==> run a: inputs <==
==> flow/design.v <==
`timescale 1ns / 1ps
module fixed_point_linear #(
    parameter INTEGER_W = 16,
    parameter FRACTIONAL_W = 16,
    parameter VALUE_OG_WIDTH = INTEGER_W + FRACTIONAL_W,
    parameter K_WIDTH = 32,  
    parameter B_WIDTH = INTEGER_W + FRACTIONAL_W,
    parameter VALUE_OUT_WIDTH = INTEGER_W + FRACTIONAL_W,
    parameter MULT_RESULT_WIDTH = VALUE_OG_WIDTH + K_WIDTH
) (
    input  logic clk,
    input  logic rst_n,
    input  logic signed [VALUE_OG_WIDTH-1:0] value_og,
    input  logic signed [K_WIDTH-1:0] k,
    input  logic signed [B_WIDTH-1:0] b,
    input  logic                      valid_i,
    output logic                      ready_o,
    input  logic                      ready_i,
    output logic                      valid_o,
    output logic signed [VALUE_OUT_WIDTH-1:0] value_out
);
    logic signed [VALUE_OG_WIDTH-1:0] value_og_reg;
    logic signed [K_WIDTH-1:0] k_reg;
    logic signed [B_WIDTH-1:0] b_reg;
    logic signed [MULT_RESULT_WIDTH-1:0] multiplication_reg;
    logic signed [MULT_RESULT_WIDTH-1:0] scaled_mult_reg;
    logic signed [VALUE_OUT_WIDTH-1:0] value_out_reg;
    logic valid_stage1, valid_stage2, valid_stage3, valid_stage4;
    logic signed [MULT_RESULT_WIDTH-1:0] multiplication;
    logic signed [MULT_RESULT_WIDTH-1:0] scaled_mult;
    logic signed [MULT_RESULT_WIDTH-1:0] addition;
    logic signed [VALUE_OUT_WIDTH-1:0] max_positive;
    logic signed [VALUE_OUT_WIDTH-1:0] max_negative;
    assign ready_o = ~valid_stage1 || (valid_stage1 && ready_i);
    always_ff @(posedge clk) begin
        if (!rst_n) begin
            value_og_reg <= '0;
            k_reg <= '0;
            b_reg <= '0;
            valid_stage1 <= 1'b0;
        end else begin
            if (ready_o) begin  
                value_og_reg <= value_og;
                k_reg <= k;
                b_reg <= b;
                valid_stage1 <= valid_i;
            end
        end
    end
    always_ff @(posedge clk) begin
        if (!rst_n) begin
            multiplication_reg <= '0;
            valid_stage2 <= 1'b0;
        end else begin
            if (valid_stage1) begin  
                multiplication_reg <= value_og_reg * k_reg;
                valid_stage2 <= valid_stage1;
            end else begin
                valid_stage2 <= 1'b0;
            end
        end
    end
    assign multiplication = multiplication_reg;
    always_ff @(posedge clk) begin
        if (!rst_n) begin
            scaled_mult_reg <= '0;
            valid_stage3 <= 1'b0;
        end else begin
            if (valid_stage2) begin  
                scaled_mult_reg <= multiplication >>> FRACTIONAL_W;  
                valid_stage3 <= valid_stage2;
            end else begin
                valid_stage3 <= 1'b0;
            end
        end
    end
    assign scaled_mult = scaled_mult_reg;
    always_ff @(posedge clk) begin
        if (!rst_n) begin
            value_out_reg <= '0;
            valid_stage4 <= 1'b0;
        end else begin
            if (valid_stage3) begin  
                addition = scaled_mult + {{(MULT_RESULT_WIDTH-B_WIDTH){b_reg[B_WIDTH-1]}}, b_reg};
                max_positive = (1 << (VALUE_OUT_WIDTH-1)) - 1;   
                max_negative = -(1 << (VALUE_OUT_WIDTH-1));      
                if ($signed(addition) > $signed(max_positive)) begin
                    value_out_reg <= max_positive;
                end else if ($signed(addition) < $signed(1'b0)) begin
                    value_out_reg <= 0;
                end else begin
                    value_out_reg <= addition[VALUE_OUT_WIDTH-1:0];
                end
                valid_stage4 <= valid_stage3;
            end else begin
                valid_stage4 <= 1'b0;
            end
        end
    end
    always_ff @(posedge clk) begin
        if (!rst_n) begin
            valid_o <= 1'b0;
            value_out <= '0;
        end else begin
            if (ready_i) begin  
                valid_o <= valid_stage4;
                value_out <= value_out_reg;
            end
        end
    end
endmodule
`timescale 1ns / 1ps
module fifo #(
    parameter DATA_WIDTH = 32,
    parameter DEPTH = 16,
    parameter START_NUMBER = 0
)(
    input  logic clk,
    input  logic reset_n,
    output  logic [DATA_WIDTH-1:0] s_axis_tdata,
    output  logic s_axis_tvalid,
    input logic s_axis_tready,
    input logic [DATA_WIDTH-1:0] m_axis_tdata,
    input logic m_axis_tvalid,
    output  logic m_axis_tready
);
    logic [DATA_WIDTH-1:0] mem [0:DEPTH-1];
    logic [$clog2(DEPTH)-1:0] wr_ptr;
    logic [$clog2(DEPTH)-1:0] rd_ptr;
    logic [$clog2(DEPTH):0] count;
    logic full, empty;
    assign full = (count == DEPTH);
    assign empty = (count == 0);
    assign m_axis_tready = !full;  
    assign s_axis_tvalid = (!empty);
    always_ff @(posedge clk or negedge reset_n) begin
        if (!reset_n) begin
            wr_ptr <= 0;
            rd_ptr <= 0;
            count <= START_NUMBER;
            s_axis_tdata <= 0;
        end else begin
            if (m_axis_tvalid && m_axis_tready) begin
                mem[wr_ptr] <= m_axis_tdata;
                wr_ptr <= (wr_ptr == DEPTH-1) ? 0 : wr_ptr + 1;
            end
            if (s_axis_tvalid && s_axis_tready ) begin
                s_axis_tdata <= mem[rd_ptr];
                rd_ptr <= (rd_ptr == DEPTH-1) ? 0 : rd_ptr + 1;
            end
            case ({m_axis_tvalid && m_axis_tready, s_axis_tvalid && s_axis_tready})
                2'b01: count <= count - 1;   
                2'b10: count <= count + 1;   
                2'b11: count <= count;       
                default: ;                   
            endcase
        end
    end
endmodule
`timescale 1ns / 1ps
module parallel_DAC #(     
    parameter FIFO_DEPTH = 4,
    parameter DATA_WIDTH = 32,
    parameter START_NUMBER = 4       
)(
    input logic      in_clk,
    input logic      in_reset,
    input logic      in_sdo, 
    input logic [DATA_WIDTH-1:0] in_data,
    input logic      valid, 
    output logic      ready,
    output logic     out_sclk,
    output logic     out_ss,
    output logic     out_sdio,
    output logic     out_busy,
    output logic        sel_1_0,
    output logic        sel_1_1,
    output logic        sel_2_0,
    output logic        sel_2_1,
    output logic        AS2_r,
    output logic [15:0] out_data
);
    logic      in_start;
    logic [5:0] timer;
    logic sclk, sclk_buf;
    logic sdio, ss, busy;
    logic [15:0] dout;
    logic [7:0] counter_data;
    logic [3:0] timer_sclk;
    logic [5:0] timer_delay;
    logic [15:0] data;
    logic sclk_pos; assign sclk_pos = ~sclk_buf & sclk;
    logic sclk_neg; assign sclk_neg = ~sclk & sclk_buf;
    logic     data_went;
    assign data [15:0] = in_data[15:0];
    assign out_sdio = sdio;
    assign out_sclk = sclk;
    assign out_ss = ss;
    assign out_busy = busy;
    logic [2:0] sel_r;
    logic block;
    always_ff @(posedge in_clk or negedge in_reset) begin
        if(!in_reset) begin
            timer_sclk <= 4'd0;
        end else begin
            timer_sclk <= (in_start && (timer_sclk < 4'd5)) ? 
                         timer_sclk + 1 : 4'd0;
        end
    end
    always_ff @(posedge in_clk or negedge in_reset) begin
        if(!in_reset) begin
            in_start <= 'd0;
        end else if (valid && ready ) begin
            in_start <= 1'b1;
        end else if (timer_delay == 6'd30 )
            in_start <= 'd0;
    end
    always_ff @(posedge in_clk or negedge in_reset) begin
        if(!in_reset) begin
            out_data <= 'd0;
        end else if (in_start) begin
            if (timer_delay == 6'd29) begin
                out_data <= data;
            end 
        end
    end
    always_ff @(posedge in_clk or negedge in_reset) begin
        if(!in_reset) begin
            sclk <= 1'b1;
        end else begin
            if(in_start) begin
                if(timer_sclk == 4'd4 && counter_data != 8'd16) 
                    sclk <= ~sclk;
                else if(counter_data == 8'd16) 
                    sclk <= 1'b1;
            end else begin
                sclk <= 1'b1;
            end
        end
    end
    always_ff @(posedge in_clk or negedge in_reset) begin
        if(!in_reset) begin
            sclk_buf <= 1'b1;
        end else begin
            sclk_buf <= sclk;
        end
    end
    always_ff @(posedge in_clk or negedge in_reset) begin
        if(!in_reset) begin
            counter_data <= 8'd0;
        end else begin
            if(in_start) begin
                if(sclk_pos && (counter_data < 8'd16)) 
                    counter_data <= counter_data + 1;
                else if( !in_start)
                    counter_data <= 8'd0;
            end else begin
                counter_data <= 8'd0;
            end
        end
    end
    always_ff @(posedge in_clk or negedge in_reset) begin
        if(!in_reset) begin
            dout <= 16'd0;
            block <= 0;
        end else begin
            if(in_start && !block) begin
                if(counter_data == 8'd0) begin
                    dout <= in_data[31:16];
                end else if((counter_data > 0) && (counter_data < 16) && sclk_neg) begin
                    dout <= {dout[14:0], 1'b0};
                end else if(counter_data == 16)
                 block <= 1'b1;   
            end else if (!in_start) begin
                block <= 1'b0;
            end
        end
    end
        always_comb begin
        if(!in_reset) begin
            ready <= 1'b0;
        end else begin
            if (valid && !in_start) begin
                ready <= 1'b1;
            end else  begin
                ready <= 1'b0;
            end
        end
    end
    always_ff @(posedge in_clk or negedge in_reset) begin
        if(!in_reset) begin
            sdio <= 1'b0;
        end else begin
            sdio <= (in_start) ? dout[15] : 1'b0;
        end
    end
    always_ff @(posedge in_clk or negedge in_reset) begin
        if(!in_reset) begin
            timer_delay <= 6'd0;
        end else begin
            if(in_start) begin
                if((counter_data == 8'd16) && (timer_delay < 6'd30)) 
                    timer_delay <= timer_delay + 1;
                else if(counter_data != 8'd16) 
                    timer_delay <= 6'd0;
            end else begin
                timer_delay <= 6'd0;
            end
        end
    end
    always_ff @(posedge in_clk or negedge in_reset) begin
        if(!in_reset) begin
            ss <= 1'b1;
        end else begin
            ss <= (busy) ? 1'b0 : 1'b1;
        end
    end
    always_ff @(posedge in_clk or negedge in_reset) begin
        if(!in_reset) begin
            busy <= 1'b0;
            data_went <= 1'b0; 
        end else begin
            if( in_start) begin
                busy <= (timer_delay != 6'd30);          
                data_went <= (timer_delay == 6'd29); 
            end else begin
                busy <= 1'b0;
            end
        end
    end
     always_ff @(posedge in_clk) begin
    if (!in_reset) begin
        sel_r <= 'b0;
        AS2_r <= 1'b0;
    end else if (data_went) begin
            sel_r<=sel_r + 1'b1;
       end else if(sel_r == 3'b010) begin
            AS2_r <= 1'b1;
        end else if(sel_r == 3'b100) begin
            sel_r <= 'b0;
            AS2_r <= 1'b0;
        end
end
assign sel_1_0 = (sel_r == 3'b001);
assign sel_1_1 = (sel_r == 3'b010);
assign sel_2_0 = (sel_r == 3'b011);
assign sel_2_1 = (sel_r == 3'b100);
endmodule
`timescale 1ns / 1ps
module top#(       
    parameter FIFO_DEPTH = 16,
    parameter DATA_WIDTH = 32,
    parameter START_NUMBER = 0    
)(
    input  logic        GCLK,
    input  logic        OTG_RESETN,
    input  logic [DATA_WIDTH-1:0] wdatax,
    input  logic [DATA_WIDTH-1:0] wdatay,
    input  logic        validx,
    input  logic        validy,
    input  logic [DATA_WIDTH-1:0] kx_u,
    input  logic [DATA_WIDTH-1:0] bx_u,
    input  logic [DATA_WIDTH-1:0] kx_c,
    input  logic [DATA_WIDTH-1:0] bx_c,
    input  logic [DATA_WIDTH-1:0] ky_u,
    input  logic [DATA_WIDTH-1:0] by_u,
    input  logic [DATA_WIDTH-1:0] ky_c,
    input  logic [DATA_WIDTH-1:0] by_c,
    output logic        sel_1_0,
    output logic        sel_1_1,
    output logic        sel_2_0,
    output logic        sel_2_1,
    output logic        AS2_r,
    output  logic       wready,
    output logic        JB1,
    output logic        JB2,
    output logic        JB3,
    output logic        JB4,
    output logic        JB7,
    output logic        JB8,
    output logic        JB9,
    output logic        JB10,
    output logic        JA1,
    output logic        JA2,
    output logic        JA3,
    output logic        JA4,
    output logic        JA7,
    output logic        JA8,
    output logic        JA9,
    output logic        JA10,
    output logic        JC1_N,
    output logic        JC1_P,
        input logic        JC2_N,
    output logic        JC2_P,
    output logic        JC3_P
);
 assign JC1_P = 1'b0;
 logic [31:0]  in_data;
 logic  in_valid;
 logic in_ready;
    logic                  u_ready;
    logic                  u_valid;
    logic [DATA_WIDTH-1:0] u_data;
    logic                  c_ready;
    logic                  c_valid;
    logic [DATA_WIDTH-1:0] c_data;  
    logic [DATA_WIDTH-1:0] k_u;
    logic [DATA_WIDTH-1:0] b_u;
    logic [DATA_WIDTH-1:0] k_c;
    logic [DATA_WIDTH-1:0] b_c;
    logic [DATA_WIDTH-1:0] wdata;
    logic  wvalid;
    logic  store_valid;
    logic  done; 
always_ff @(posedge GCLK or negedge OTG_RESETN) begin
    if (!OTG_RESETN) begin
        store_valid <= 1'b0;
        done<= 1'b0;
    end else begin
        if (validx && validy) begin
            store_valid <= validy;
            done <= validy;
        end else if (!validx && !validy && u_valid) begin
            done <= store_valid;
            store_valid <=1'b0;
        end
    end
end
always_ff @(posedge GCLK or negedge OTG_RESETN) begin
        if (!OTG_RESETN) begin
        wdata <= '0;
        k_u <= '0;
        b_u <= '0;
        k_c <= '0;
        b_c <= '0;
        wvalid <= 1'b0;
    end else if (validx) begin
        wdata <= wdatax;
        k_u <= kx_u;
        b_u <= bx_u;
        wvalid <= validx;
    end else if (u_valid) begin
        if (store_valid) begin
            wdata <= wdatay;
            k_u <= ky_u;
            b_u <= by_u;
            k_c <= kx_c;
            b_c <= bx_c;
            wvalid <= u_valid;
        end else if (done) begin
            k_c <= ky_c;
            b_c <= by_c;
        end
    end else begin
        wdata <= '0;
        wvalid <= 1'b0;
    end
end
parallel_DAC #(
    .FIFO_DEPTH(FIFO_DEPTH),
    .DATA_WIDTH(DATA_WIDTH),
    .START_NUMBER(START_NUMBER)
)dac_inst (
    .in_clk(GCLK),
    .in_reset(OTG_RESETN),
    .in_sdo(JC2_N), 
    .in_data(in_data),
    .out_sclk(JC2_P),
    .out_ss(JC1_N),
    .out_sdio(JC3_P),
    .out_busy(),
    .AS2_r(AS2_r),
    .valid(in_valid), 
    .sel_1_0(sel_1_0),
    .sel_1_1(sel_1_1),
    .sel_2_0(sel_2_0),
    .sel_2_1(sel_2_1),
    .ready(in_ready),
    .out_data({JA1,JA2,JA3,JA4,JA7,JA8,JA9,JA10,JB1,JB2,JB3,JB4,JB7,JB8,JB9,JB10})
);
    fifo #(
        .DATA_WIDTH(DATA_WIDTH),
        .DEPTH(FIFO_DEPTH)
    ) fifo_inst (
        .clk(GCLK),
        .reset_n(OTG_RESETN),
        .s_axis_tdata(in_data),
        .s_axis_tvalid(in_valid),
        .s_axis_tready(in_ready),
        .m_axis_tdata({wdata[31:16],c_data[31:16]}),
        .m_axis_tvalid(c_valid),
        .m_axis_tready(c_ready)
    );
fixed_point_linear mult_u (
    .clk(GCLK),
    .rst_n(OTG_RESETN),
    .value_og({wdata[15:0],16'b0}),
    .k(k_u),
    .b(b_u),
    .valid_i(wvalid),
    .ready_o(wready),
    .ready_i(u_ready),
    .valid_o(u_valid),
    .value_out(u_data)
);
fixed_point_linear mult_code (
    .clk(GCLK),
    .rst_n(OTG_RESETN),
    .value_og(u_data),
    .k(k_c),
    .b(b_c),
    .valid_i(u_valid),
    .ready_o(u_ready),
    .ready_i(c_ready),
    .valid_o(c_valid),
    .value_out(c_data)
);
endmodule
==> flow/run.sh <==
#!/bin/bash
# the make line also repeats each setting of config.mk as NAME=value (left out here)
make -C /OpenROAD-flow-scripts/flow DESIGN_CONFIG=/design/flow/config.mk WORK_HOME=/design/flow/orfs CLKGATE_MAP_FILE= finish
==> flow/config.mk <==
export PLATFORM = sky130hd
export DESIGN_NAME = top
export DESIGN_NICKNAME = top
export VERILOG_FILES = /design/flow/design.v
export SDC_FILE = /design/flow/constraint.sdc
export NUM_CORES = 4
export LEC_CHECK = 0
export ABC_AREA = 1
export CAP_MARGIN = 20
export CORE_MARGIN = 2
export CORE_UTILIZATION = 72
export CTS_CLUSTER_DIAMETER = 372
export CTS_CLUSTER_SIZE = 40
export PLACE_DENSITY_LB_ADDON = 0.24
export SETUP_SLACK_MARGIN = 1.51
export SLEW_MARGIN = 20
==> flow/constraint.sdc <==
create_clock -name core_clock -period 6.54 [get_ports {GCLK}]
set_input_delay 1.3080 -clock core_clock [delete_from_list [all_inputs] [get_ports {GCLK}]]
set_output_delay 1.3080 -clock core_clock [all_outputs]
set_load 0.01 [all_outputs]
==> inputs of run b, as changes to run a <==
- ABC_AREA: 1 -> default
- CTS_CLUSTER_DIAMETER: 372 -> 232
- CTS_CLUSTER_SIZE: 40 -> default
- PLACE_DENSITY: default -> 0.36
- PLACE_DENSITY_LB_ADDON: 0.24 -> default
- SETUP_SLACK_MARGIN: 1.51 -> default
==> flow/constraint.sdc (replaced) <==
create_clock -name core_clock -period 5.57 [get_ports {GCLK}]
set_input_delay 1.1140 -clock core_clock [delete_from_list [all_inputs] [get_ports {GCLK}]]
set_output_delay 1.1140 -clock core_clock [all_outputs]
set_load 0.01 [all_outputs]
==> results <==
- Run a never finished: it broke off in global routing (5_1_grt), error GRT-0232. Run b finished with negative setup slack left.
- Synthesized area: run a is larger than run b (about 5%).
- Against run b, the synthesized cell count of run a is larger by about 25%.
- In run b the die area is smaller than in run a, by 4.9%.
==> figures <==
item                                                                                        run b                     run a
Status                                                                 complete, but fails checks    stopped before the end
Last stage reached                                                                              -  global routing (5_1_grt)
Violated checks                                                              negative setup slack                         -
Starting density of the core                                                                72.6%                     72.4%
Core outline area                                                                    144000 sq um              152000 sq um
Fraction of the yosys area taken by sequential cells                                        30.3%                     28.8%
Die W                                                                                 385 microns               395 microns
Library cell with the highest instance count after synthesis                sky130_fd_sc_hd__fa_1    sky130_fd_sc_hd__inv_1
Post-cts sizing count                                                                         245                       498
MUX share of area                                                                           3.51%                   0.0820%
Gate count of the mapped netlist                                                            10300                     12900
Post-synthesis area per instance                                                       10.1 sq um                8.50 sq um
Die Size                                                                             148000 sq um              156000 sq um
Vertical die dimension                                                                385 microns               395 microns
Ys cells                                                                                    10300                     12900
Proportion of netlist area held by the largest area contributor                             30.1%                     28.6%
Weighted congestion at the end of routability-driven global placement                       0.960                      1.03
Area share of and/or/nand/nor cells after synthesis                                         13.5%                     15.6%
